[design/flow/config.mk]
export PLATFORM = sky130hd
export DESIGN_NAME = manager
export DESIGN_NICKNAME = manager
export VERILOG_FILES = /design/flow/design.v
export SDC_FILE = /design/flow/constraint.sdc
export NUM_CORES = 4
export LEC_CHECK = 0
export CAP_MARGIN = 20
export CELL_PAD_IN_SITES_GLOBAL_PLACEMENT = 2
export CORE_MARGIN = 2
export CORE_UTILIZATION = 65
export CTS_CLUSTER_DIAMETER = 227
export GPL_ROUTABILITY_DRIVEN = 0
export GPL_TIMING_DRIVEN = 1
export MAX_ROUTING_LAYER = met5
export MIN_ROUTING_LAYER = met1
export SLEW_MARGIN = 20
[design/flow/constraint.sdc]
create_clock -name core_clock -period 109.0 [get_ports {clk}]
set_input_delay 21.8000 -clock core_clock [delete_from_list [all_inputs] [get_ports {clk}]]
set_output_delay 21.8000 -clock core_clock [all_outputs]
set_load 0.01 [all_outputs]
[design/flow/design.v]
`timescale 1ns / 1ps
module change(
input clk,
input [9:0] n,
output reg[7:0]s1,
output reg[7:0]s2,
output reg[7:0]s3
    );
parameter zero = 8'b11000000;  
parameter one = 8'b11111001;   
parameter two = 8'b10100100;   
parameter three = 8'b10110000; 
parameter four = 8'b10011001;  
parameter five = 8'b10010010;  
parameter six = 8'b10000010;   
parameter seven = 8'b11111000; 
parameter eight = 8'b10000000; 
parameter nine = 8'b10010000;  
always@(posedge clk)begin
    case(n/100)
         0: s1<=zero;
         1: s1<=one;
         2: s1<=two;
         3: s1<=three;
         4: s1<=four;
         5: s1<=five;
         6: s1<=six;
         7: s1<=seven;
         8: s1<=eight;
         9: s1<=nine;
    endcase
    case((n-(n/100)*100)/10)
         0: s2<=zero;
         1: s2<=one;
         2: s2<=two;
         3: s2<=three;
         4: s2<=four;
         5: s2<=five;
         6: s2<=six;
         7: s2<=seven;
         8: s2<=eight;
         9: s2<=nine;
    endcase
    case(n-(n/100)*100-((n-(n/100)*100)/10)*10)
         0: s3<=zero;
         1: s3<=one;
         2: s3<=two;
         3: s3<=three;
         4: s3<=four;
         5: s3<=five;
         6: s3<=six;
         7: s3<=seven;
         8: s3<=eight;
         9: s3<=nine;
        endcase
end
endmodule
`timescale 1ns / 1ps
module turn(
input clk,rst,sw,
input [0:0]next,
input [3:0]n,  
output [9:0] num, 
output reg signed [31:0] n1,
output reg signed [31:0] n2,
output reg signed [31:0] n3,
output reg[7:0] show1,
output reg[7:0]show2,
output reg[7:0]show3
    );
reg [2:0]state,next_state;
parameter zero = 8'b11000000;  
parameter one = 8'b11111001;   
parameter two = 8'b10100100;   
parameter three = 8'b10110000; 
parameter four = 8'b10011001;  
parameter five = 8'b10010010;  
parameter six = 8'b10000010;   
parameter seven = 8'b11111000; 
parameter eight = 8'b10000000; 
parameter nine = 8'b10010000;  
parameter none=8'b11110111;
parameter start=3'b000;
parameter bai=3'b000;
parameter shi=3'b010;
parameter ge=3'b011;
reg [0:0]o;
reg flag1;
reg flag2;
reg e;
always@(posedge clk)
 if(n==12)e<=1'b1;
 else e<=1'b0;
wire [0:0]flag_out;
assign flag_out = (!flag2) && flag1;
always@(posedge clk)begin
	if(rst==1)begin
		flag1 <= 1'b0;
		flag2 <= 1'b0;
	end
	else begin
		flag1 <= e;
		flag2 <= flag1 ;
	end
end
always@(posedge clk)
    if(rst)begin   
        state<=bai;
    end
    else
    if(flag_out&&sw)
              state<=next_state;
always@(posedge clk)
    if(rst) next_state<=bai;
    else
    if(sw)
    case(state)
        bai:
            next_state<=shi;
        shi:
            next_state<=ge;
        ge:
            next_state<=bai;
    endcase
assign
 num=100*n1+10*n2+n3;
always@(posedge clk)
        if(rst)
        begin 
                n1<=0;
                n2<=0;
                n3<=0;
        end
        else if(sw)begin
        case(state)
                    bai:if(n<=9)n1<=n;
                    shi:if(n<=9)n2<=n;
                    ge:if(n<=9)n3<=n;
                endcase
        end       
always@(posedge clk)
    if(rst)
    begin    
        show1<=none;
        show2<=none;
        show3<=none;
    end
    else if(sw)
    begin
        case(n1)
            0: show1<=zero;
            1: show1<=one;
            2: show1<=two;
            3: show1<=three;
            4: show1<=four;
            5: show1<=five;
            6: show1<=six;
            7: show1<=seven;
            8: show1<=eight;
            9: show1<=nine;
        endcase
        case(n2)
            0: show2<=zero;
            1: show2<=one;
            2: show2<=two;
            3: show2<=three;
            4: show2<=four;
            5: show2<=five;
            6: show2<=six;
            7: show2<=seven;
            8: show2<=eight;
            9: show2<=nine;
        endcase
        case(n3)
            0: show3<=zero;
            1: show3<=one;
            2: show3<=two;
            3: show3<=three;
            4: show3<=four;
            5: show3<=five;
            6: show3<=six;
            7: show3<=seven;
            8: show3<=eight;
            9: show3<=nine;
               endcase
    end  
endmodule
`timescale 1ns / 1ps
module manager(
input clk,rst,rstk,sw,
input [0:0]next,
input [3:0]n,
input [2:0]mode,
input [9:0]moneyget,
input [9:0]timeget,
input swm,
input [0:0]nextt,
output reg[9:0]initial_money,
output reg [9:0]per_money,
output reg[9:0]num_of_park,
output reg[9:0]initial_vipmoney,
output reg [9:0]averagetime,
output reg[63:0]show
    );  
    reg nextti;
integer sumofcar;
reg [9:0]totaltime; 
reg [9:0]totalmoney;  
parameter set=3'b000;   
parameter ok=3'b001; 
parameter fail=3'b010;
parameter simoney=3'b011; 
parameter spmoney=3'b100; 
parameter snopark=3'b101;
parameter svmoney=3'b110;
parameter satime=3'b111;
parameter set_initial_money=3'b001;  
parameter set_per_money=3'b010;  
parameter set_initial_vipmoney=3'b011;  
parameter empty_park=3'b100;  
parameter set_park=3'b101;  
parameter show_money=3'b110;   
parameter zero = 8'b11000000;  
parameter one = 8'b11111001;   
parameter two = 8'b10100100;   
parameter three = 8'b10110000;
parameter four = 8'b10011001;  
parameter five = 8'b10010010;  
parameter six = 8'b10000010;   
parameter seven = 8'b11111000; 
parameter eight = 8'b10000000; 
parameter nine = 8'b10010000;  
parameter _A = 8'b10001000;    
parameter _B = 8'b10000011;    
parameter _C = 8'b11000110;    
parameter _D = 8'b10100001;    
parameter _E = 8'b10000110;    
parameter _F = 8'b10001110;    
parameter _G = 8'b11000010;    
parameter _H = 8'b10001001;    
parameter _I = 8'b11110000;    
parameter _J = 8'b11110001;    
parameter _K = 8'b10001010;    
parameter _L = 8'b11000111;    
parameter _M = 8'b11001000;    
parameter _N = 8'b10101011;    
parameter _O = 8'b10100011;    
parameter _P = 8'b10001100;    
parameter _Q = 8'b10011000;    
parameter _R = 8'b11001110;    
parameter _S = 8'b10110110;    
parameter _T = 8'b10000111;    
parameter _U = 8'b11000001;    
parameter _V = 8'b11100011;   
parameter _W = 8'b10000001;    
parameter _X = 8'b10011011;    
parameter _Y = 8'b10010001;    
parameter _Z = 8'b10100101;    
reg swt;
wire [9:0]num;
wire [3:0]n1t;
wire [3:0]n2t;
wire [3:0]n3t;
wire [7:0]show1t;
wire [7:0]show2t;
wire [7:0]show3t;
reg [2:0]state;
reg [2:0]next_state;
wire[7:0]im1;
wire[7:0]im2;
wire[7:0]im3;
wire[7:0]pm1;
wire[7:0]pm2;
wire[7:0]pm3;
wire[7:0]vim1;
wire[7:0]vim2;
wire[7:0]vim3;
wire[7:0]np1;
wire[7:0]np2;
wire[7:0]np3;
wire[7:0]at1;
wire[7:0]at2;
wire[7:0]at3;
turn t(.clk(clk),.rst(rstk),.sw(swt),.next(nextt),.n(n),.num(num),.n1(n1t),.n2(n2t),.n3(n3t),.show1(show1t),.show2(show2t),.show3(show3t));
change im(.clk(clk),.n(initial_money),.s1(im1),.s2(im2),.s3(im3));
change pm(.clk(clk),.n(per_money),.s1(pm1),.s2(pm2),.s3(pm3));
change vim(.clk(clk),.n(initial_vipmoney),.s1(vim1),.s2(vim2),.s3(vim3));
change np(.clk(clk),.n(num_of_park),.s1(np1),.s2(np2),.s3(np3));
change at(.clk(clk),.n(averagetime),.s1(at1),.s2(at2),.s3(at3));
reg e;
reg flag1;
reg flag2;
wire [0:0]flag_out;
always@(posedge clk)
 if(n==10)e<=1'b1;
 else e<=1'b0;
assign flag_out = (!flag2) && flag1;
always@(posedge clk)begin
	if(rst==1)begin
		flag1 <= 1'b0;
		flag2 <= 1'b0;
	end
	else begin
		flag1 <= e;
		flag2 <= flag1 ;
	end
end
reg flag11;
reg flag22;
wire [0:0]flag_out1;
assign flag_out1 = (!flag22) && flag11;
always@(posedge clk)begin
	if(rst==1)begin
		flag11 <= 1'b0;
		flag22 <= 1'b0;
	end
	else begin
		flag11 <= next;
		flag22 <= flag11 ;
	end
end
always@(posedge clk)    
      if(rst)
         begin
       if(mode==show_money)
            begin
               state<=simoney;
            end
            else begin 
              state<=set;
            end
       end
      else begin
         if(flag_out)begin
            state<=next_state;          
         end
      end
always@(posedge clk)
  if(rst)begin
  initial_money<=9;
          per_money<=5;        
          initial_vipmoney<=8;
          swt<=1'b1;
          num_of_park<=8;
          show<={8'b11111111,_M,_A,_N,_A,_G,_E,_R};    
end
  else 
  if(sw)begin    if(state==ok||state==fail)begin case(state)
   ok:
                                               show<={8'b11111111,_S,_U,_C,_C,_E,_S,_S};
                                           fail:
                                               show<={24'b11111111_11111111_11111111,_E,_R,_R,_O,_R};
                                               endcase
  end
  else if(sw)
                     case(mode)
                         set_initial_money:begin
                             show<={one,32'b11111111_11111111_11111111_11111111,show1t,show2t,show3t};
                             if(next&&num<20)
                             initial_money<=num;
                         end
                         set_per_money:begin
                             show<={two,32'b11111111_11111111_11111111_11111111,show1t,show2t,show3t}; 
                             if(next&&num<20)
                             per_money<=num;
                         end  
                         set_initial_vipmoney:begin
                             show<={three,32'b11111111_11111111_11111111_11111111,show1t,show2t,show3t}; 
                             if(next&&num<20)
                             initial_vipmoney<=num;
                         end
                         empty_park:
                             show<={four,16'b11111111_11111111,_E,_M,_P,_T,_Y}; 
                         set_park:begin
                             show<={five,32'b11111111_11111111_11111111_11111111,show1t,show2t,show3t};
                             if(next&&num<20)
                             num_of_park<=num;
                             end
                         show_money:
                               case(state)
                                          simoney:
                                              show<={one,one,one,16'b11111111_11111111,im1,im2,im3};
                                          spmoney:
                                              show<={two,two,two,16'b11111111_11111111,pm1,pm2,pm3}; 
                                          snopark:
                                              show<={three,three,three,16'b11111111_11111111,np1,np2,np3};
                                          svmoney:
                                              show<={four,four,four,16'b11111111_11111111,vim1,vim2,vim3};
                                          satime: 
                                              show<={seven,seven,seven,16'b11111111_11111111,at1,at2,at3};
                                          default:
                                          show<={one,one,one,16'b11111111_11111111,im1,im2,im3};
                                              endcase
                     endcase    
end
always@(posedge clk)      
    if(rst) next_state<=set;
    else
    begin
                   if(state==ok||state==fail)begin
                   next_state<=set;
                   end
                   else
                        case(mode)
                            set_initial_money:
                             if(num<20)
                                   next_state<=ok;
                                   else  next_state<=fail;
                            set_per_money:
                          if(num<20)
                                   next_state<=ok;
                              else  next_state<=fail;
                            set_initial_vipmoney:
                              if(num<20)
                                   next_state<=ok;
                                   else  next_state<=fail;
                            set_park:
                              if(num<20)
                                   next_state<=ok;
                                 else  next_state<=fail;
                            empty_park:
                                 next_state<=ok;
                            show_money:
                            case(state)
                            simoney:
                                 next_state<=spmoney;
                            spmoney:
                                 next_state<=snopark;
                            snopark:
                                 next_state<=svmoney;
                            svmoney:
                                 next_state<=satime;
                            default:
                                 next_state<= simoney;
                             endcase
                        endcase
                    end
always@(posedge clk)
  if(rst)begin
      totaltime<=0;
      totalmoney<=0;
      sumofcar<=0;
      averagetime<=0;
  end
  else if(swm)begin
      totaltime<=totaltime+timeget;
      totalmoney<=totalmoney+moneyget;
      sumofcar<=sumofcar+1;
      averagetime<=(sumofcar==0) ? 10'd0 : totaltime/sumofcar;
  end
endmodule
[design/flow/run.sh]
#!/bin/bash
# the make line also repeats each setting of config.mk as NAME=value (left out here)
make -C /OpenROAD-flow-scripts/flow DESIGN_CONFIG=/design/flow/config.mk WORK_HOME=/design/flow/orfs CLKGATE_MAP_FILE= finish
==> impl_metrics.prom, run 1 <==
# HELP chip_impl_metric Physical implementation figures
# TYPE chip_impl_metric gauge
chip_impl_info{name="synthMostInstantiatedCell",value="sky130_fd_sc_hd__ha_1"} 1
chip_impl_metric{name="post_synth_tally_of_flip_flops_with_integrated_enable",unit=""} 108
chip_impl_metric{name="fp.dieH",unit="um"} 328
chip_impl_metric{name="fp_util",unit="%"} 65.3
chip_impl_metric{name="syn_inst",unit=""} 9250
chip_impl_metric{name="postSynthRegisterBits",unit=""} 293
chip_impl_info{name="top_cells_by_count",value="sky130_fd_sc_hd__ha_1, sky130_fd_sc_hd__nor2_1, sky130_fd_sc_hd__nand2_1"} 1
chip_impl_metric{name="compound_area_share",unit="%"} 28.5
chip_impl_info{name="outcome",value="stopped before the end"} 1
chip_impl_metric{name="netlist-cell-type-count",unit=""} 148
chip_impl_info{name="first-error",value="[ERROR GPL-0301] Utilization 122.086 % exceeds 100%."} 1
chip_impl_metric{name="fp.coreArea",unit="sq um"} 105000
chip_impl_info{name="failed_stage",value="3_1_place_gp_skip_io"} 1
chip_impl_metric{name="chip_area",unit="sq um"} 108000
chip_impl_info{name="synthTopLogicFamily",value="AND-OR/OR-AND gates"} 1
chip_impl_metric{name="ys_seq_share",unit="%"} 10.2
chip_impl_metric{name="ys_warn_count",unit=""} 6
chip_impl_metric{name="synth.top_cell.area_share",unit="%"} 20.8
chip_impl_metric{name="yosys-stat-cells",unit=""} 9250
chip_impl_info{name="ff_type",value="sky130_fd_sc_hd__dfxtp_1"} 1
chip_impl_metric{name="rows",unit=""} 119
chip_impl_metric{name="syn_avg_cell_area",unit="sq um"} 7.40
chip_impl_metric{name="post_synth_instance_area",unit="sq um"} 68400
chip_impl_metric{name="synth.cellmix.xorXnorShare",unit="%"} 7.91
chip_impl_metric{name="fraction_of_synthesized_area_in_multiplexers",unit="%"} 4.70
chip_impl_metric{name="synth_chip_area",unit="sq um"} 68400
chip_impl_metric{name="post_synth_and_or_nand_nor_area_fraction",unit="%"} 22.4
chip_impl_info{name="yosys.area.top_type",value="sky130_fd_sc_hd__ha_1"} 1
chip_impl_metric{name="die_x",unit="um"} 328
chip_impl_info{name="ys_top_cells_by_area",value="sky130_fd_sc_hd__ha_1, sky130_fd_sc_hd__dfxtp_1, sky130_fd_sc_hd__nor2_1"} 1
chip_impl_metric{name="synthAdderAreaFrac",unit="%"} 21.6
chip_impl_metric{name="ys_async_sr_fraction",unit="%"} 0
==> run 2, diff against run 1 <==
CAP_MARGIN = 10   (was 20)
CORE_ASPECT_RATIO = 0.5   (was default)
CORE_MARGIN = 9   (was 2)
CORE_UTILIZATION = 28   (was 65)
CTS_CLUSTER_DIAMETER = 74   (was 227)
HOLD_SLACK_MARGIN = -0.09   (was default)
PLACE_DENSITY = 0.77   (was default)
SETUP_SLACK_MARGIN = 2.35   (was default)
TNS_END_PERCENT = 70   (was default)
clock period = 170.0 ns   (was 109.0 ns; I/O delays follow)
==> run 2 against run 1 <==
Synthesized area is the same. Synthesized cell count is the same. Die area grew 140%. Now clean on timing, DRC and antenna.
==> impl_metrics.prom, run 2 <==
# HELP chip_impl_metric Metrics from one implementation run
# TYPE chip_impl_metric gauge
chip_impl_info{name="worst-setup-path-type",value="reg2reg"} 1
chip_impl_metric{name="ys_async_sr_fraction",unit="%"} 0
chip_impl_metric{name="worst_hold_slack",unit="ns"} 0.450
chip_impl_metric{name="antenna_violations_before_repair",unit=""} 6
chip_impl_metric{name="fmax",unit="GHz"} 0.0106
chip_impl_metric{name="drt_iter0_drc",unit=""} 4195
chip_impl_metric{name="slowest_cell_delay_on_critical_path",unit="ns"} 0.80
chip_impl_metric{name="routed_wire_length_per_instance",unit="um"} 18.6
chip_impl_metric{name="vias_per_cell",unit=""} 5.38
chip_impl_metric{name="synth_chip_area",unit="sq um"} 68400
chip_impl_metric{name="worst_skew_pair.late_latency",unit="ns"} 0.61
chip_impl_metric{name="postSynthRegisterBits",unit=""} 293
chip_impl_metric{name="ys_seq_share",unit="%"} 10.2
chip_impl_metric{name="globalRoute.totalOverflow",unit=""} 0
chip_impl_info{name="top_cells_by_count",value="sky130_fd_sc_hd__ha_1, sky130_fd_sc_hd__nor2_1, sky130_fd_sc_hd__nand2_1"} 1
chip_impl_metric{name="report.final.setup_viol",unit=""} 0
chip_impl_metric{name="maximum_number_of_pins_on_one_net_before_global_route_repair",unit=""} 78
chip_impl_metric{name="worst_ep_required_time",unit="ns"} 170.44
chip_impl_metric{name="timing.critical_path.buf_inv",unit=""} 19
chip_impl_info{name="reg2reg_to",value="averagetime[0]"} 1
chip_impl_info{name="crit_path_end",value="averagetime[0]"} 1
chip_impl_metric{name="compound_area_share",unit="%"} 28.5
chip_impl_metric{name="syn_inst",unit=""} 9250
chip_impl_metric{name="report.final.hold_viol_count",unit=""} 0
chip_impl_metric{name="fp_util",unit="%"} 28.4
chip_impl_metric{name="via_count_of_the_first_global_routing_pass",unit=""} 63700
chip_impl_metric{name="grt_use_total",unit="%"} 16.9
chip_impl_info{name="timing.rr.start",value="sumofcar[31]"} 1
chip_impl_info{name="worst_min_path_class",value="reg2reg"} 1
chip_impl_metric{name="yosys-stat-cells",unit=""} 9250
chip_impl_info{name="outcome",value="finished clean"} 1
chip_impl_metric{name="r2r.worst_path.cells",unit=""} 366
chip_impl_metric{name="worstSetupPathDepth",unit=""} 366
chip_impl_metric{name="cts.repair.resized",unit=""} 0
chip_impl_metric{name="fp.dieH",unit="um"} 368
chip_impl_info{name="ys_top_cells_by_area",value="sky130_fd_sc_hd__ha_1, sky130_fd_sc_hd__dfxtp_1, sky130_fd_sc_hd__nor2_1"} 1
chip_impl_metric{name="final.period_utilization",unit="%"} 55.4
chip_impl_metric{name="post_synth_tally_of_flip_flops_with_integrated_enable",unit=""} 108
chip_impl_metric{name="min_path_cells",unit=""} 1
chip_impl_metric{name="grt_pass1_wl",unit="um"} 366000
chip_impl_info{name="synthMostInstantiatedCell",value="sky130_fd_sc_hd__ha_1"} 1
chip_impl_metric{name="cap_viol_max_count",unit=""} 0
chip_impl_metric{name="final.setup.tns",unit="ns"} 0
chip_impl_info{name="yosys.area.top_type",value="sky130_fd_sc_hd__ha_1"} 1
chip_impl_metric{name="synth.cellmix.xorXnorShare",unit="%"} 7.91
chip_impl_metric{name="ys_warn_count",unit=""} 6
chip_impl_metric{name="worst-endpoint-arrival",unit="ns"} 94.61
chip_impl_metric{name="drt-total-wl",unit="um"} 234000
chip_impl_metric{name="finish.utilization",unit="%"} 31.1
chip_impl_metric{name="detailedPlacementHpwl",unit="um"} 190000
chip_impl_metric{name="synthAdderAreaFrac",unit="%"} 21.6
chip_impl_metric{name="fraction_of_synthesized_area_in_multiplexers",unit="%"} 4.70
chip_impl_info{name="worstSetupStartpoint",value="sumofcar[31]"} 1
chip_impl_metric{name="cp_max_fo",unit=""} 50
chip_impl_metric{name="fin_crit",unit="ns"} 94.17
chip_impl_info{name="synthTopLogicFamily",value="AND-OR/OR-AND gates"} 1
chip_impl_metric{name="post_cts.repair.setup_buffers",unit=""} 0
chip_impl_metric{name="cts.hold.buffers_added",unit=""} 0
chip_impl_metric{name="tool_warnings",unit=""} 85
chip_impl_info{name="clock_tree_from_tritoncts",value="built"} 1
chip_impl_info{name="worst_path_most_repeated_cell",value="sky130_fd_sc_hd__o21a_1"} 1
chip_impl_metric{name="flow.area_growth_from_synthesis",unit="%"} 9.75
chip_impl_metric{name="syn_avg_cell_area",unit="sq um"} 7.40
chip_impl_metric{name="pin_slew_with_the_least_headroom_to_its_limit",unit="ns"} 1.10
chip_impl_metric{name="final_net_count",unit=""} 10500
chip_impl_metric{name="netlist-cell-type-count",unit=""} 148
chip_impl_info{name="library_cell_used_as_clock_root_buffer",value="sky130_fd_sc_hd__clkbuf_16"} 1
chip_impl_metric{name="synth.top_cell.area_share",unit="%"} 20.8
chip_impl_metric{name="post_synth_instance_area",unit="sq um"} 68400
chip_impl_metric{name="worst_setup_hold_path_clk_slew",unit="ns"} 0.06
chip_impl_info{name="worst_path_max_delay_cell",value="sky130_fd_sc_hd__o31ai_1"} 1
chip_impl_metric{name="clock_skew",unit="ns"} 0.0342
chip_impl_info{name="unrepaired_setup_endpoints_after_global_routing",value="no"} 1
chip_impl_metric{name="numClockSinks",unit=""} 293
chip_impl_metric{name="count_of_pins_over_their_slew_limit",unit=""} 0
chip_impl_info{name="crit_family",value="AND-OR/OR-AND gates"} 1
chip_impl_metric{name="post_synth_and_or_nand_nor_area_fraction",unit="%"} 22.4
chip_impl_metric{name="chip_area",unit="sq um"} 264000
chip_impl_metric{name="cts_inserted_buffers",unit=""} 42
chip_impl_metric{name="die_x",unit="um"} 717
chip_impl_info{name="worst_setup_path_end_kind",value="register"} 1
chip_impl_info{name="hold_path_startpoint",value="t.e"} 1
chip_impl_metric{name="first_pass_iters",unit=""} 6
chip_impl_metric{name="port_buffers",unit=""} 127
chip_impl_metric{name="rows",unit=""} 127
chip_impl_metric{name="drtAntennaViolNets",unit=""} 0
chip_impl_metric{name="remaining_drc_errors",unit=""} 0
chip_impl_metric{name="fp.coreArea",unit="sq um"} 241000
chip_impl_info{name="whs_endpoint",value="t.flag1"} 1
chip_impl_info{name="ff_type",value="sky130_fd_sc_hd__dfxtp_1"} 1
chip_impl_metric{name="h-tree-depth",unit=""} 2
chip_impl_metric{name="r2r_slack",unit="ns"} 75.83
chip_impl_metric{name="dr_total_vias",unit=""} 67600
chip_impl_metric{name="clock_tree.buffer_depth",unit=""} 3
chip_impl_metric{name="io-pin-count",unit=""} 148
chip_impl_info{name="worst_setup_path_start_kind",value="register"} 1
chip_impl_metric{name="timing.max_slew.rel_slack",unit="%"} 25.1
run 2: layer usage:
metal / wire, um / track usage [%]
met5: 27 / 0
met4: 5860 / 4.00
met3: 6700 / 0.860
met2: 109000 / 29.2
met1: 112000 / 22.9
run 2: cell type report:
cell class / instances / area (sq um)
fill: 26100 / 166000
clock inverter: 25 / 288
multi-input combinational: 8215 / 58600
clock buffer: 53 / 1160
timing repair buffer: 249 / 2190
inverter: 499 / 1880
sequential: 293 / 6950
antenna: 2 / 5.00
tap: 3225 / 4040
run 2: per-stage QoR:
| step | std cells | setup WS [ns] | instance area [sq um] |
|---|---|---|---|
| after floorplan | 9328 | 92.34 | 68700 |
| after global placement | 12500 | 77.69 | 73600 |
| after detailed placement | 12500 | 77.63 | 73600 |
| after CTS | 12600 | 77.05 | 75100 |
| after global routing | 12600 | 68.10 | 75100 |
| final | 12600 | 75.83 | 75100 |
==> run 3, diff against run 2 <==
CAP_MARGIN = 20   (was 10)
CELL_PAD_IN_SITES_GLOBAL_PLACEMENT = default   (was 2)
CORE_ASPECT_RATIO = default   (was 0.5)
CORE_MARGIN = 2   (was 9)
CORE_UTILIZATION = 55   (was 28)
CTS_CLUSTER_DIAMETER = 360   (was 74)
GPL_ROUTABILITY_DRIVEN = default   (was 0)
GPL_TIMING_DRIVEN = default   (was 1)
HOLD_SLACK_MARGIN = 0.29   (was -0.09)
MAX_ROUTING_LAYER = default   (was met5)
MIN_ROUTING_LAYER = default   (was met1)
PLACE_DENSITY = default   (was 0.77)
SETUP_SLACK_MARGIN = default   (was 2.35)
TNS_END_PERCENT = 100   (was 70)
clock period = 98.4 ns   (was 170.0 ns; I/O delays follow)
==> run 3 against run 2 <==
Critical path depth grew 4. Sequential share of layout area grew 0.31 points. Synthesized area is the same. Global-route usage grew 16 points. Die area shrank 52%. Synthesized cell count is the same. Register-to-register slack lost 69 ns. Largest cell class unchanged. Final cell count shrank 13%. Critical path type unchanged. Wire length shrank 6.8%. Via count grew 3.3%.
==> impl_metrics.prom, run 3 <==
# HELP chip_impl_metric Metrics from one implementation run
# TYPE chip_impl_metric gauge
chip_impl_metric{name="final_net_count",unit=""} 10500
chip_impl_metric{name="postLayoutCellArea",unit="sq um"} 72600
chip_impl_metric{name="h-tree-depth",unit=""} 2
chip_impl_metric{name="post_synth_tally_of_flip_flops_with_integrated_enable",unit=""} 108
chip_impl_metric{name="detailedPlacementHpwl",unit="um"} 174000
chip_impl_info{name="worst_path_most_repeated_cell",value="sky130_fd_sc_hd__o21a_1"} 1
chip_impl_metric{name="yosys-stat-cells",unit=""} 9250
chip_impl_metric{name="post_cts.repair.setup_buffers",unit=""} 0
chip_impl_metric{name="vias_per_cell",unit=""} 6.39
chip_impl_metric{name="placedInstanceArea",unit="sq um"} 71400
chip_impl_metric{name="worst_ep_required_time",unit="ns"} 98.83
chip_impl_metric{name="min_path_cells",unit=""} 1
chip_impl_metric{name="syn_avg_cell_area",unit="sq um"} 7.40
chip_impl_metric{name="slowest_cell_delay_on_critical_path",unit="ns"} 0.64
chip_impl_metric{name="report.final.setup_viol",unit=""} 0
chip_impl_metric{name="remaining_drc_errors",unit=""} 0
chip_impl_metric{name="post_synth_instance_area",unit="sq um"} 68400
chip_impl_info{name="library_cell_used_as_clock_root_buffer",value="sky130_fd_sc_hd__clkbuf_16"} 1
chip_impl_metric{name="finish.utilization",unit="%"} 58.8
chip_impl_metric{name="synth.top_cell.area_share",unit="%"} 20.8
chip_impl_info{name="timing.rr.start",value="sumofcar[31]"} 1
chip_impl_metric{name="grt_pass1_wl",unit="um"} 344000
chip_impl_metric{name="clock_tree.buffer_depth",unit=""} 3
chip_impl_metric{name="antenna_violations_before_repair",unit=""} 2
chip_impl_metric{name="die_x",unit="um"} 357
chip_impl_info{name="ys_top_cells_by_area",value="sky130_fd_sc_hd__ha_1, sky130_fd_sc_hd__dfxtp_1, sky130_fd_sc_hd__nor2_1"} 1
chip_impl_metric{name="final.period_utilization",unit="%"} 92.7
chip_impl_metric{name="pin_slew_with_the_least_headroom_to_its_limit",unit="ns"} 1.20
chip_impl_metric{name="globalRoute.totalOverflow",unit=""} 0
chip_impl_metric{name="drtAntennaViolNets",unit=""} 0
chip_impl_info{name="crit_family",value="AND-OR/OR-AND gates"} 1
chip_impl_metric{name="port_buffers",unit=""} 127
chip_impl_metric{name="clock_skew",unit="ns"} 0.0372
chip_impl_metric{name="place.gp.congestion",unit=""} 0.976
chip_impl_metric{name="timing.max_slew.rel_slack",unit="%"} 17.6
chip_impl_info{name="top_cells_by_count",value="sky130_fd_sc_hd__ha_1, sky130_fd_sc_hd__nor2_1, sky130_fd_sc_hd__nand2_1"} 1
chip_impl_metric{name="worstSetupPathDepth",unit=""} 370
chip_impl_info{name="clock_tree_from_tritoncts",value="built"} 1
chip_impl_info{name="worstSetupStartpoint",value="sumofcar[31]"} 1
chip_impl_metric{name="compound_area_share",unit="%"} 28.5
chip_impl_info{name="worst_path_max_delay_cell",value="sky130_fd_sc_hd__o31ai_1"} 1
chip_impl_info{name="worst-setup-path-type",value="reg2reg"} 1
chip_impl_metric{name="synth.cellmix.xorXnorShare",unit="%"} 7.91
chip_impl_metric{name="io-pin-count",unit=""} 148
chip_impl_info{name="crit_path_end",value="averagetime[0]"} 1
chip_impl_info{name="synthMostInstantiatedCell",value="sky130_fd_sc_hd__ha_1"} 1
chip_impl_metric{name="cap_viol_max_count",unit=""} 0
chip_impl_metric{name="via_count_of_the_first_global_routing_pass",unit=""} 63500
chip_impl_metric{name="timing.critical_path.buf_inv",unit=""} 11
chip_impl_metric{name="report.final.hold_viol_count",unit=""} 0
chip_impl_metric{name="routed_wire_length_per_instance",unit="um"} 20.0
chip_impl_metric{name="tool_warnings",unit=""} 87
chip_impl_metric{name="postSynthRegisterBits",unit=""} 293
chip_impl_metric{name="flow.area_growth_from_synthesis",unit="%"} 6.17
chip_impl_metric{name="fmax",unit="GHz"} 0.0110
chip_impl_info{name="hold_path_startpoint",value="t.e"} 1
chip_impl_metric{name="r2r_slack",unit="ns"} 7.15
chip_impl_metric{name="fp.dieH",unit="um"} 357
chip_impl_info{name="outcome",value="finished clean"} 1
chip_impl_metric{name="synth_chip_area",unit="sq um"} 68400
chip_impl_metric{name="worst_setup_hold_path_clk_slew",unit="ns"} 0.06
chip_impl_metric{name="drt-total-wl",unit="um"} 218000
chip_impl_metric{name="ys_warn_count",unit=""} 6
chip_impl_info{name="worst_min_path_class",value="reg2reg"} 1
chip_impl_metric{name="ys_async_sr_fraction",unit="%"} 0
chip_impl_metric{name="synthAdderAreaFrac",unit="%"} 21.6
chip_impl_metric{name="grt_use_total",unit="%"} 33.0
chip_impl_info{name="worst_setup_path_end_kind",value="register"} 1
chip_impl_metric{name="worst-endpoint-arrival",unit="ns"} 91.68
chip_impl_metric{name="r2r.worst_path.cells",unit=""} 370
chip_impl_metric{name="maximum_number_of_pins_on_one_net_before_global_route_repair",unit=""} 76
chip_impl_metric{name="dr_total_vias",unit=""} 69800
chip_impl_metric{name="chip_area",unit="sq um"} 127000
chip_impl_metric{name="worst_skew_pair.late_latency",unit="ns"} 0.59
chip_impl_info{name="worst_setup_path_start_kind",value="register"} 1
chip_impl_info{name="ff_type",value="sky130_fd_sc_hd__dfxtp_1"} 1
chip_impl_metric{name="fp.coreArea",unit="sq um"} 124000
chip_impl_metric{name="rows",unit=""} 129
chip_impl_metric{name="fin_crit",unit="ns"} 91.25
chip_impl_metric{name="netlist-cell-type-count",unit=""} 148
chip_impl_metric{name="cts_inserted_buffers",unit=""} 36
chip_impl_metric{name="cp_max_fo",unit=""} 49
chip_impl_metric{name="fp_util",unit="%"} 55.3
chip_impl_info{name="reg2reg_to",value="averagetime[0]"} 1
chip_impl_metric{name="count_of_pins_over_their_slew_limit",unit=""} 0
chip_impl_metric{name="ys_seq_share",unit="%"} 10.2
chip_impl_metric{name="drt_iter0_drc",unit=""} 6363
chip_impl_info{name="whs_endpoint",value="t.flag1"} 1
chip_impl_metric{name="fraction_of_synthesized_area_in_multiplexers",unit="%"} 4.70
chip_impl_metric{name="numClockSinks",unit=""} 293
chip_impl_info{name="synthTopLogicFamily",value="AND-OR/OR-AND gates"} 1
chip_impl_metric{name="nFillCells",unit=""} 11800
chip_impl_metric{name="first_pass_iters",unit=""} 6
chip_impl_metric{name="syn_inst",unit=""} 9250
chip_impl_info{name="yosys.area.top_type",value="sky130_fd_sc_hd__ha_1"} 1
chip_impl_metric{name="post_synth_and_or_nand_nor_area_fraction",unit="%"} 22.4
==> run 3: layout make-up <==
class / count / area (sq um) / area share [%]
flip-flops and latches: 293 / 6950 / 9.56
clock inverters: 13 / 138 / 0.189
repair buffers: 216 / 1940 / 2.67
multi-input cells: 8215 / 58600 / 80.7
well taps: 1637 / 2050 / 2.82
inverters: 499 / 1880 / 2.59
clock buffers: 53 / 1070 / 1.47
diodes: 1 / 2.50 / 0.00344
==> run 3: per-layer routing <==
metal  routed length, um  vias to the layer above  share of wire (%)  track usage, %
li1                    -                    34400                  -               -
met1              103000                    32900                 47            48.6
met2               91200                     2305                 42            50.6
met3               17700                      285                8.1            4.28
met4                5740                        0                2.6            8.11
met5                   0                        -                  0               0
==> run 3: per-stage QoR <==
step	setup TNS (ns)	hold WS (ns)	cells	setup WS [ns]
after floorplan	0	0.414	9328	20.74
after global placement	0	0.425	10900	8.49
after detailed placement	0	0.428	10900	7.52
after CTS	0	0.449	10900	7.02
after global routing	-0.00237	0.456	10900	-0.00237
final	0	0.448	10900	7.15
==> run 3: what timing repair did <==
item	CTS	global route
hold buffers	0	0
endpoints found under the setup margin	0	1
gates resized	0	9
hold endpoints to repair	0	0
==> run 4, diff against run 3 <==
ABC_AREA = 1   (was default)
CORE_UTILIZATION = 69   (was 55)
CTS_CLUSTER_DIAMETER = default   (was 360)
CTS_CLUSTER_SIZE = 96   (was default)
HOLD_SLACK_MARGIN = default   (was 0.29)
TNS_END_PERCENT = default   (was 100)
clock period = 75.8 ns   (was 98.4 ns; I/O delays follow)
==> run 4 against run 3 <==
Final area up 4.3%. Synthesized area fell by 3.2%. Sequential share of layout area down 0.39 points. Clock skew fell by 0.012 ns. Largest cell class unchanged. Setup slack got worse by 1.2 ns. Fmax grew 31%. Critical path depth up 132. Clock-buffer cell count decreased by 6. Synthesized cell count up 12%. Register-to-register slack got worse by 1.2 ns.
==> impl_metrics.prom, run 4 <==
# HELP chip_impl_metric Metrics from one implementation run
# TYPE chip_impl_metric gauge
chip_impl_info{name="library_cell_used_as_clock_root_buffer",value="sky130_fd_sc_hd__clkbuf_16"} 1
chip_impl_metric{name="timing.max_slew.rel_slack",unit="%"} 24.4
chip_impl_metric{name="rows",unit=""} 113
chip_impl_metric{name="r2r.worst_path.cells",unit=""} 502
chip_impl_metric{name="r2r_slack",unit="ns"} 5.92
chip_impl_metric{name="min_path_cells",unit=""} 2
chip_impl_metric{name="drtAntennaViolNets",unit=""} 0
chip_impl_metric{name="ys_async_sr_fraction",unit="%"} 0
chip_impl_metric{name="io-pin-count",unit=""} 148
chip_impl_info{name="crit_path_end",value="averagetime[0]"} 1
chip_impl_metric{name="worst_skew_pair.late_latency",unit="ns"} 0.58
chip_impl_metric{name="synth.top_cell.area_share",unit="%"} 21.5
chip_impl_info{name="ff_type",value="sky130_fd_sc_hd__dfxtp_1"} 1
chip_impl_info{name="hold_path_startpoint",value="t.e"} 1
chip_impl_metric{name="post_synth_tally_of_flip_flops_with_integrated_enable",unit=""} 108
chip_impl_metric{name="final_net_count",unit=""} 12400
chip_impl_metric{name="pin_slew_with_the_least_headroom_to_its_limit",unit="ns"} 1.13
chip_impl_metric{name="place.gp.congestion",unit=""} 0.966
chip_impl_metric{name="timing.critical_path.buf_inv",unit=""} 80
chip_impl_metric{name="via_count_of_the_first_global_routing_pass",unit=""} 69000
chip_impl_info{name="worst_path_max_delay_cell",value="sky130_fd_sc_hd__a2111oi_4"} 1
chip_impl_metric{name="h-tree-depth",unit=""} 2
chip_impl_metric{name="cap_viol_max_count",unit=""} 0
chip_impl_info{name="worst-setup-path-type",value="reg2reg"} 1
chip_impl_metric{name="fraction_of_synthesized_area_in_multiplexers",unit="%"} 0.168
chip_impl_metric{name="fp_util",unit="%"} 69.7
chip_impl_metric{name="compound_area_share",unit="%"} 17.8
chip_impl_info{name="worstSetupStartpoint",value="sumofcar[28]"} 1
chip_impl_metric{name="synth_chip_area",unit="sq um"} 66200
chip_impl_metric{name="worstSetupPathDepth",unit=""} 502
chip_impl_metric{name="met3WireLength",unit="um"} 12900
chip_impl_metric{name="drt_iter0_drc",unit=""} 5185
chip_impl_metric{name="cp_max_fo",unit=""} 28
chip_impl_metric{name="met1_length",unit="um"} 78100
chip_impl_metric{name="clock_skew",unit="ns"} 0.0255
chip_impl_metric{name="yosys-stat-cells",unit=""} 10400
chip_impl_metric{name="routed_wire_length_per_instance",unit="um"} 15.4
chip_impl_metric{name="final.period_utilization",unit="%"} 92.2
chip_impl_info{name="top_cells_by_count",value="sky130_fd_sc_hd__nand2_1, sky130_fd_sc_hd__inv_1, sky130_fd_sc_hd__ha_1"} 1
chip_impl_info{name="clock_tree_from_tritoncts",value="built"} 1
chip_impl_info{name="yosys.area.top_type",value="sky130_fd_sc_hd__ha_1"} 1
chip_impl_metric{name="fp.dieH",unit="um"} 314
chip_impl_metric{name="first_pass_iters",unit=""} 6
chip_impl_info{name="worst_min_path_class",value="reg2reg"} 1
chip_impl_metric{name="ys_warn_count",unit=""} 6
chip_impl_info{name="synthMostInstantiatedCell",value="sky130_fd_sc_hd__nand2_1"} 1
chip_impl_metric{name="drt-total-wl",unit="um"} 192000
chip_impl_metric{name="ys_seq_share",unit="%"} 10.5
chip_impl_metric{name="report.final.setup_viol",unit=""} 0
chip_impl_info{name="maxUsedRoutingLayer",value="met4"} 1
chip_impl_metric{name="antenna_violations_before_repair",unit=""} 1
chip_impl_metric{name="grt_pass1_wl",unit="um"} 315000
chip_impl_metric{name="maximum_number_of_pins_on_one_net_before_global_route_repair",unit=""} 89
chip_impl_metric{name="worst_hold_slack",unit="ns"} 0.428
chip_impl_info{name="outcome",value="finished clean"} 1
chip_impl_metric{name="detailedPlacementHpwl",unit="um"} 153000
chip_impl_metric{name="worst_setup_hold_path_clk_slew",unit="ns"} 0.06
chip_impl_metric{name="vias_per_cell",unit=""} 5.80
chip_impl_metric{name="flow.area_growth_from_synthesis",unit="%"} 14.4
chip_impl_metric{name="post_synth_instance_area",unit="sq um"} 66200
chip_impl_metric{name="clock_tree.buffer_depth",unit=""} 3
chip_impl_metric{name="report.final.hold_viol_count",unit=""} 0
chip_impl_metric{name="fin_crit",unit="ns"} 69.88
chip_impl_metric{name="worst_ep_required_time",unit="ns"} 76.29
chip_impl_info{name="worst_path_most_repeated_cell",value="sky130_fd_sc_hd__nand2_1"} 1
chip_impl_metric{name="tool_warnings",unit=""} 87
chip_impl_metric{name="syn_avg_cell_area",unit="sq um"} 6.37
chip_impl_info{name="timing.rr.start",value="sumofcar[28]"} 1
chip_impl_metric{name="syn_inst",unit=""} 10400
chip_impl_metric{name="remaining_drc_errors",unit=""} 0
chip_impl_info{name="synthTopLogicFamily",value="simple AND/OR/NAND/NOR gates"} 1
chip_impl_info{name="reg2reg_to",value="averagetime[0]"} 1
chip_impl_info{name="crit_family",value="AND-OR/OR-AND gates"} 1
chip_impl_metric{name="cts.hold.buffers_added",unit=""} 0
chip_impl_metric{name="numClockSinks",unit=""} 293
chip_impl_metric{name="dr_total_vias",unit=""} 72400
chip_impl_metric{name="slowest_cell_delay_on_critical_path",unit="ns"} 0.44
chip_impl_metric{name="globalRoute.totalOverflow",unit=""} 0
chip_impl_metric{name="fmax",unit="GHz"} 0.0143
chip_impl_metric{name="die_x",unit="um"} 314
chip_impl_info{name="worst_setup_path_end_kind",value="register"} 1
chip_impl_metric{name="worst-endpoint-arrival",unit="ns"} 70.37
chip_impl_metric{name="synthAdderAreaFrac",unit="%"} 22.1
chip_impl_info{name="worst_setup_path_start_kind",value="register"} 1
chip_impl_metric{name="chip_area",unit="sq um"} 98500
chip_impl_info{name="whs_endpoint",value="t.flag1"} 1
chip_impl_info{name="ys_top_cells_by_area",value="sky130_fd_sc_hd__ha_1, sky130_fd_sc_hd__nand2_1, sky130_fd_sc_hd__inv_1"} 1
chip_impl_metric{name="cts_inserted_buffers",unit=""} 35
chip_impl_metric{name="fp.coreArea",unit="sq um"} 95000
chip_impl_metric{name="netlist-cell-type-count",unit=""} 89
chip_impl_metric{name="placedInstanceArea",unit="sq um"} 73500
chip_impl_metric{name="synth.cellmix.xorXnorShare",unit="%"} 9.34
chip_impl_metric{name="grt_use_total",unit="%"} 37.5
chip_impl_metric{name="post_synth_and_or_nand_nor_area_fraction",unit="%"} 30.3
chip_impl_metric{name="postSynthRegisterBits",unit=""} 293
chip_impl_metric{name="postLayoutCellArea",unit="sq um"} 75800
chip_impl_metric{name="port_buffers",unit=""} 127
chip_impl_metric{name="count_of_pins_over_their_slew_limit",unit=""} 0
chip_impl_metric{name="route.met2.wl",unit="um"} 91100
run 4: metrics by stage:
stage | setup WS [ns] | TNS, ns | util [%] | std cells
floorplan | 9.99 | 0 | - | 10500
global placement | 2.04 | 0 | 77.3 | 12300
detailed placement | -0.104 | -0.104 | 77.3 | 12300
CTS | 0.115 | 0 | 78.5 | 12400
global route | -0.708 | -0.708 | 79.7 | 12500
finish | 5.92 | 0 | 79.7 | 12500
run 4: final cells by class:
class,instances,area [sq um]
flip-flops and latches,293,6950
multi-input cells,8490,53600
clock buffers,47,992
diodes,1,2.50
inverters,1538,5840
well taps,1265,1580
repair buffers,822,6590
repair inverters,2,10.0
clock inverters,16,168
fillers,7380,19300
run 4: routing by layer:
layer  vias up  global-route usage (%)
met5         -                       0
met4         0                    18.6
met3       659                    4.34
met2      2493                    67.1
met1     32900                    44.1
li1      36300                       -
run 4: repair_timing:
action	CTS	global route
gates cloned	0	4
resized	4	205
endpoints found under the setup margin	1	3
pin swaps	0	21
setup buffers	0	57
==> run 5, diff against run 4 <==
ABC_AREA = default   (was 1)
CORE_UTILIZATION = 67   (was 69)
CTS_CLUSTER_SIZE = default   (was 96)
MAX_ROUTING_LAYER = met4   (was default)
clock period = 65.3 ns   (was 75.8 ns; I/O delays follow)
==> run 5 against run 4 <==
Synthesized cell count decreased by 11%. Die area is 6.3% higher. Synthesized area rose by 3.3%. The run now fails in 5_1_grt.
==> impl_metrics.prom, run 5 <==
# HELP chip_impl_metric Physical implementation figures
# TYPE chip_impl_metric gauge
chip_impl_info{name="top_cells_by_count",value="sky130_fd_sc_hd__ha_1, sky130_fd_sc_hd__nor2_1, sky130_fd_sc_hd__nand2_1"} 1
chip_impl_metric{name="cts.hold.buffers_added",unit=""} 0
chip_impl_info{name="ys_top_cells_by_area",value="sky130_fd_sc_hd__ha_1, sky130_fd_sc_hd__dfxtp_1, sky130_fd_sc_hd__nor2_1"} 1
chip_impl_metric{name="die_x",unit="um"} 324
chip_impl_metric{name="postSynthRegisterBits",unit=""} 293
chip_impl_metric{name="synth.top_cell.area_share",unit="%"} 20.8
chip_impl_info{name="outcome",value="stopped before the end"} 1
chip_impl_info{name="synthMostInstantiatedCell",value="sky130_fd_sc_hd__ha_1"} 1
chip_impl_info{name="synthTopLogicFamily",value="AND-OR/OR-AND gates"} 1
chip_impl_info{name="yosys.area.top_type",value="sky130_fd_sc_hd__ha_1"} 1
chip_impl_metric{name="post_synth_instance_area",unit="sq um"} 68400
chip_impl_metric{name="syn_avg_cell_area",unit="sq um"} 7.40
chip_impl_metric{name="h-tree-depth",unit=""} 2
chip_impl_info{name="failed_stage",value="5_1_grt"} 1
chip_impl_metric{name="fraction_of_synthesized_area_in_multiplexers",unit="%"} 4.70
chip_impl_metric{name="io-pin-count",unit=""} 148
chip_impl_info{name="ff_type",value="sky130_fd_sc_hd__dfxtp_1"} 1
chip_impl_metric{name="clock_tree.buffer_depth",unit=""} 3
chip_impl_metric{name="ys_async_sr_fraction",unit="%"} 0
chip_impl_metric{name="syn_inst",unit=""} 9250
chip_impl_info{name="library_cell_used_as_clock_root_buffer",value="sky130_fd_sc_hd__clkbuf_16"} 1
chip_impl_metric{name="fp_util",unit="%"} 67.4
chip_impl_metric{name="post_synth_tally_of_flip_flops_with_integrated_enable",unit=""} 108
chip_impl_metric{name="fp.dieH",unit="um"} 324
chip_impl_metric{name="fp.coreArea",unit="sq um"} 102000
chip_impl_metric{name="synthAdderAreaFrac",unit="%"} 21.6
chip_impl_metric{name="numClockSinks",unit=""} 293
chip_impl_metric{name="synth.cellmix.xorXnorShare",unit="%"} 7.91
chip_impl_metric{name="synth_chip_area",unit="sq um"} 68400
chip_impl_metric{name="ys_warn_count",unit=""} 6
chip_impl_metric{name="detailedPlacementHpwl",unit="um"} 189000
chip_impl_metric{name="netlist-cell-type-count",unit=""} 148
chip_impl_metric{name="yosys-stat-cells",unit=""} 9250
chip_impl_metric{name="chip_area",unit="sq um"} 105000
chip_impl_metric{name="ys_seq_share",unit="%"} 10.2
chip_impl_metric{name="post_synth_and_or_nand_nor_area_fraction",unit="%"} 22.4
chip_impl_metric{name="port_buffers",unit=""} 127
chip_impl_metric{name="cts_inserted_buffers",unit=""} 37
chip_impl_metric{name="rows",unit=""} 117
chip_impl_metric{name="compound_area_share",unit="%"} 28.5
chip_impl_metric{name="place.gp.congestion",unit=""} 1.04
-- run 5: per-stage QoR --
step                instance area (sq um)  hold WS (ns)  cells  worst slack [ns]
CTS                                 86000         0.464  12300             -2.44
detailed placement                  82500         0.446  12000             -6.21
global placement                    82500         0.420  12000             -4.56
floorplan                           69700         0.414   9328             -2.89
-- run 5: timing repair --
action | 4_1_cts
cloned | 1
pin swaps | 254
buffers inserted | 176
setup endpoints to repair | 3
gates resized | 190
==> run 6, diff against run 5 <==
ABC_AREA = 1   (was default)
CAP_MARGIN = 15   (was 20)
CORE_UTILIZATION = 65   (was 67)
HOLD_SLACK_MARGIN = 0.29   (was default)
MAX_ROUTING_LAYER = default   (was met4)
TNS_END_PERCENT = 5   (was default)
clock period = 60.6 ns   (was 65.3 ns; I/O delays follow)
==> run 6 against run 5 <==
The run again fails in 5_1_grt. Synthesized area is 3.2% lower. Die area decreased by 0.25%. Synthesized cell count increased by 12%.
==> impl_metrics.prom, run 6 <==
# HELP chip_impl_metric Physical implementation figures
# TYPE chip_impl_metric gauge
chip_impl_metric{name="yosys-stat-cells",unit=""} 10400
chip_impl_info{name="synthTopLogicFamily",value="simple AND/OR/NAND/NOR gates"} 1
chip_impl_metric{name="placedInstanceArea",unit="sq um"} 83100
chip_impl_metric{name="place.gp.congestion",unit=""} 0.982
chip_impl_metric{name="io-pin-count",unit=""} 148
chip_impl_info{name="ys_top_cells_by_area",value="sky130_fd_sc_hd__ha_1, sky130_fd_sc_hd__nand2_1, sky130_fd_sc_hd__inv_1"} 1
chip_impl_metric{name="cts_inserted_buffers",unit=""} 37
chip_impl_metric{name="detailedPlacementHpwl",unit="um"} 171000
chip_impl_metric{name="fp_util",unit="%"} 65.3
chip_impl_metric{name="synth_chip_area",unit="sq um"} 66200
chip_impl_metric{name="chip_area",unit="sq um"} 104000
chip_impl_info{name="yosys.area.top_type",value="sky130_fd_sc_hd__ha_1"} 1
chip_impl_metric{name="synthAdderAreaFrac",unit="%"} 22.1
chip_impl_metric{name="clock_tree.buffer_depth",unit=""} 3
chip_impl_metric{name="ys_async_sr_fraction",unit="%"} 0
chip_impl_metric{name="rows",unit=""} 117
chip_impl_info{name="failed_stage",value="5_1_grt"} 1
chip_impl_metric{name="die_x",unit="um"} 323
chip_impl_metric{name="worst_slack_at_placement",unit="ns"} -5.70
chip_impl_metric{name="port_buffers",unit=""} 127
chip_impl_metric{name="fp.coreArea",unit="sq um"} 101000
chip_impl_metric{name="compound_area_share",unit="%"} 17.8
chip_impl_metric{name="h-tree-depth",unit=""} 2
chip_impl_metric{name="post_synth_and_or_nand_nor_area_fraction",unit="%"} 30.3
chip_impl_metric{name="post_synth_tally_of_flip_flops_with_integrated_enable",unit=""} 108
chip_impl_metric{name="synth.cellmix.xorXnorShare",unit="%"} 9.34
chip_impl_info{name="library_cell_used_as_clock_root_buffer",value="sky130_fd_sc_hd__clkbuf_16"} 1
chip_impl_info{name="synthMostInstantiatedCell",value="sky130_fd_sc_hd__nand2_1"} 1
chip_impl_metric{name="numClockSinks",unit=""} 293
chip_impl_metric{name="ys_warn_count",unit=""} 6
chip_impl_metric{name="synth.top_cell.area_share",unit="%"} 21.5
chip_impl_info{name="ff_type",value="sky130_fd_sc_hd__dfxtp_1"} 1
chip_impl_metric{name="cts.hold.buffers_added",unit=""} 0
chip_impl_metric{name="syn_inst",unit=""} 10400
chip_impl_info{name="outcome",value="stopped before the end"} 1
chip_impl_info{name="top_cells_by_count",value="sky130_fd_sc_hd__nand2_1, sky130_fd_sc_hd__inv_1, sky130_fd_sc_hd__ha_1"} 1
chip_impl_metric{name="post_synth_instance_area",unit="sq um"} 66200
chip_impl_metric{name="netlist-cell-type-count",unit=""} 89
chip_impl_metric{name="fraction_of_synthesized_area_in_multiplexers",unit="%"} 0.168
chip_impl_metric{name="fp.dieH",unit="um"} 323
chip_impl_metric{name="ys_seq_share",unit="%"} 10.5
chip_impl_metric{name="postSynthRegisterBits",unit=""} 293
chip_impl_metric{name="syn_avg_cell_area",unit="sq um"} 6.37
==> run 6: stage by stage <==
step           hold slack [ns]  utilization, %  std cells
4_1_cts                  0.426            84.9      13800
3_5_place_dp             0.414            81.9      13600
3_3_place_gp             0.410            81.9      13600
2_1_floorplan            0.388               -      10500
==> run 6: what timing repair did <==
item                                    CTS
gates resized                           247
pin swaps                               124
endpoints found under the setup margin    3
buffers inserted                         96
gates cloned                              6
==> run 7, diff against run 6 <==
CAP_MARGIN = 20   (was 15)
CORE_UTILIZATION = 50   (was 65)
GPL_TIMING_DRIVEN = 0   (was default)
HOLD_SLACK_MARGIN = 0.06   (was 0.29)
MAX_ROUTING_LAYER = met5   (was default)
TNS_END_PERCENT = default   (was 5)
clock period = 119.0 ns   (was 60.6 ns; I/O delays follow)
==> run 7 against run 6 <==
The run now finishes clean. Die area rose by 30%. Synthesized cell count did not move. Synthesized area did not move.
==> impl_metrics.prom, run 7 <==
# HELP chip_impl_metric Metrics from one implementation run
# TYPE chip_impl_metric gauge
chip_impl_info{name="outcome",value="finished clean"} 1
chip_impl_info{name="ys_top_cells_by_area",value="sky130_fd_sc_hd__ha_1, sky130_fd_sc_hd__nand2_1, sky130_fd_sc_hd__inv_1"} 1
chip_impl_metric{name="fraction_of_synthesized_area_in_multiplexers",unit="%"} 0.168
chip_impl_info{name="library_cell_used_as_clock_root_buffer",value="sky130_fd_sc_hd__clkbuf_16"} 1
chip_impl_metric{name="nFillCells",unit=""} 13400
chip_impl_metric{name="dr_total_vias",unit=""} 67800
chip_impl_metric{name="grt_use_total",unit="%"} 29.1
chip_impl_metric{name="report.final.hold_viol_count",unit=""} 0
chip_impl_metric{name="synth.top_cell.area_share",unit="%"} 21.5
chip_impl_metric{name="synth.cellmix.xorXnorShare",unit="%"} 9.34
chip_impl_metric{name="syn_avg_cell_area",unit="sq um"} 6.37
chip_impl_metric{name="report.final.setup_viol",unit=""} 0
chip_impl_metric{name="synthAdderAreaFrac",unit="%"} 22.1
chip_impl_metric{name="post_synth_and_or_nand_nor_area_fraction",unit="%"} 30.3
chip_impl_metric{name="tool_warnings",unit=""} 85
chip_impl_metric{name="count_of_pins_over_their_slew_limit",unit=""} 0
chip_impl_metric{name="compound_area_share",unit="%"} 17.8
chip_impl_metric{name="r2r.worst_path.cells",unit=""} 497
chip_impl_info{name="worst_path_max_delay_cell",value="sky130_fd_sc_hd__a2111oi_0"} 1
chip_impl_metric{name="yosys-stat-cells",unit=""} 10400
chip_impl_info{name="yosys.area.top_type",value="sky130_fd_sc_hd__ha_1"} 1
chip_impl_info{name="reg2reg_to",value="averagetime[0]"} 1
chip_impl_metric{name="multi_input_comb_area",unit="sq um"} 53000
chip_impl_info{name="hold_path_startpoint",value="t.e"} 1
chip_impl_metric{name="post_synth_instance_area",unit="sq um"} 66200
chip_impl_metric{name="worst_setup_hold_path_clk_slew",unit="ns"} 0.08
chip_impl_metric{name="cap_viol_max_count",unit=""} 0
chip_impl_info{name="clock_tree_from_tritoncts",value="built"} 1
chip_impl_info{name="top_cells_by_count",value="sky130_fd_sc_hd__nand2_1, sky130_fd_sc_hd__inv_1, sky130_fd_sc_hd__ha_1"} 1
chip_impl_metric{name="die_x",unit="um"} 368
chip_impl_info{name="crit_path_end",value="averagetime[0]"} 1
chip_impl_metric{name="r2r_slack",unit="ns"} 32.08
chip_impl_info{name="whs_endpoint",value="t.flag1"} 1
chip_impl_metric{name="chip_area",unit="sq um"} 135000
chip_impl_metric{name="remaining_drc_errors",unit=""} 0
chip_impl_metric{name="postSynthRegisterBits",unit=""} 293
chip_impl_info{name="worst_setup_path_start_kind",value="register"} 1
chip_impl_metric{name="h-tree-depth",unit=""} 2
chip_impl_metric{name="route.met2.wl",unit="um"} 93400
chip_impl_metric{name="fp.dieH",unit="um"} 368
chip_impl_metric{name="port_buffers",unit=""} 126
chip_impl_metric{name="postLayoutCellArea",unit="sq um"} 71600
chip_impl_info{name="worst_setup_path_end_kind",value="register"} 1
chip_impl_metric{name="final.setup.tns",unit="ns"} 0
chip_impl_metric{name="fp_util",unit="%"} 50.4
chip_impl_metric{name="drt_iter0_drc",unit=""} 4160
chip_impl_metric{name="drtAntennaViolNets",unit=""} 0
chip_impl_metric{name="globalRoute.totalOverflow",unit=""} 0
chip_impl_metric{name="post_cts.repair.setup_buffers",unit=""} 0
chip_impl_metric{name="syn_inst",unit=""} 10400
chip_impl_info{name="crit_family",value="AND-OR/OR-AND gates"} 1
chip_impl_info{name="unrepaired_setup_endpoints_after_global_routing",value="no"} 1
chip_impl_metric{name="worst_slack_at_placement",unit="ns"} 33.79
chip_impl_metric{name="final_critical_path_setup_slack",unit="ns"} 32.08
chip_impl_metric{name="final_net_count",unit=""} 11900
chip_impl_metric{name="synth_chip_area",unit="sq um"} 66200
chip_impl_metric{name="detailedPlacementHpwl",unit="um"} 170000
chip_impl_info{name="synthTopLogicFamily",value="simple AND/OR/NAND/NOR gates"} 1
chip_impl_metric{name="register_area",unit="sq um"} 6950
chip_impl_metric{name="antenna_violations_before_repair",unit=""} 2
chip_impl_metric{name="met3WireLength",unit="um"} 8890
chip_impl_metric{name="ys_seq_share",unit="%"} 10.5
chip_impl_metric{name="drt-total-wl",unit="um"} 202000
[run 7: stage by stage]
stage               cells  util (%)  hold slack [ns]
finish              12400      54.4            0.412
floorplan           10500         -            0.388
CTS                 12400      54.4            0.416
global route        12400      54.4            0.430
global placement    12400      53.2            0.400
detailed placement  12400      53.4            0.407
[run 7: cell type report]
class                      count  share of cell area, %
multi-input combinational   8489                   74.1
tap                         1755                   3.07
clock inverter                23                  0.463
timing repair buffer         140                   2.16
antenna                        1                0.00350
clock buffer                  43                   1.37
buffer                       161                   1.03
inverter                    1538                   8.10
sequential                   293                   9.70
[run 7: routing by layer]
metal | up-vias | GRT usage [%]
li1 | 35300 | -
met1 | 30800 | 38.2
met2 | 1416 | 50.6
met3 | 299 | 2.24
met4 | 0 | 8.26
met5 | - | 0
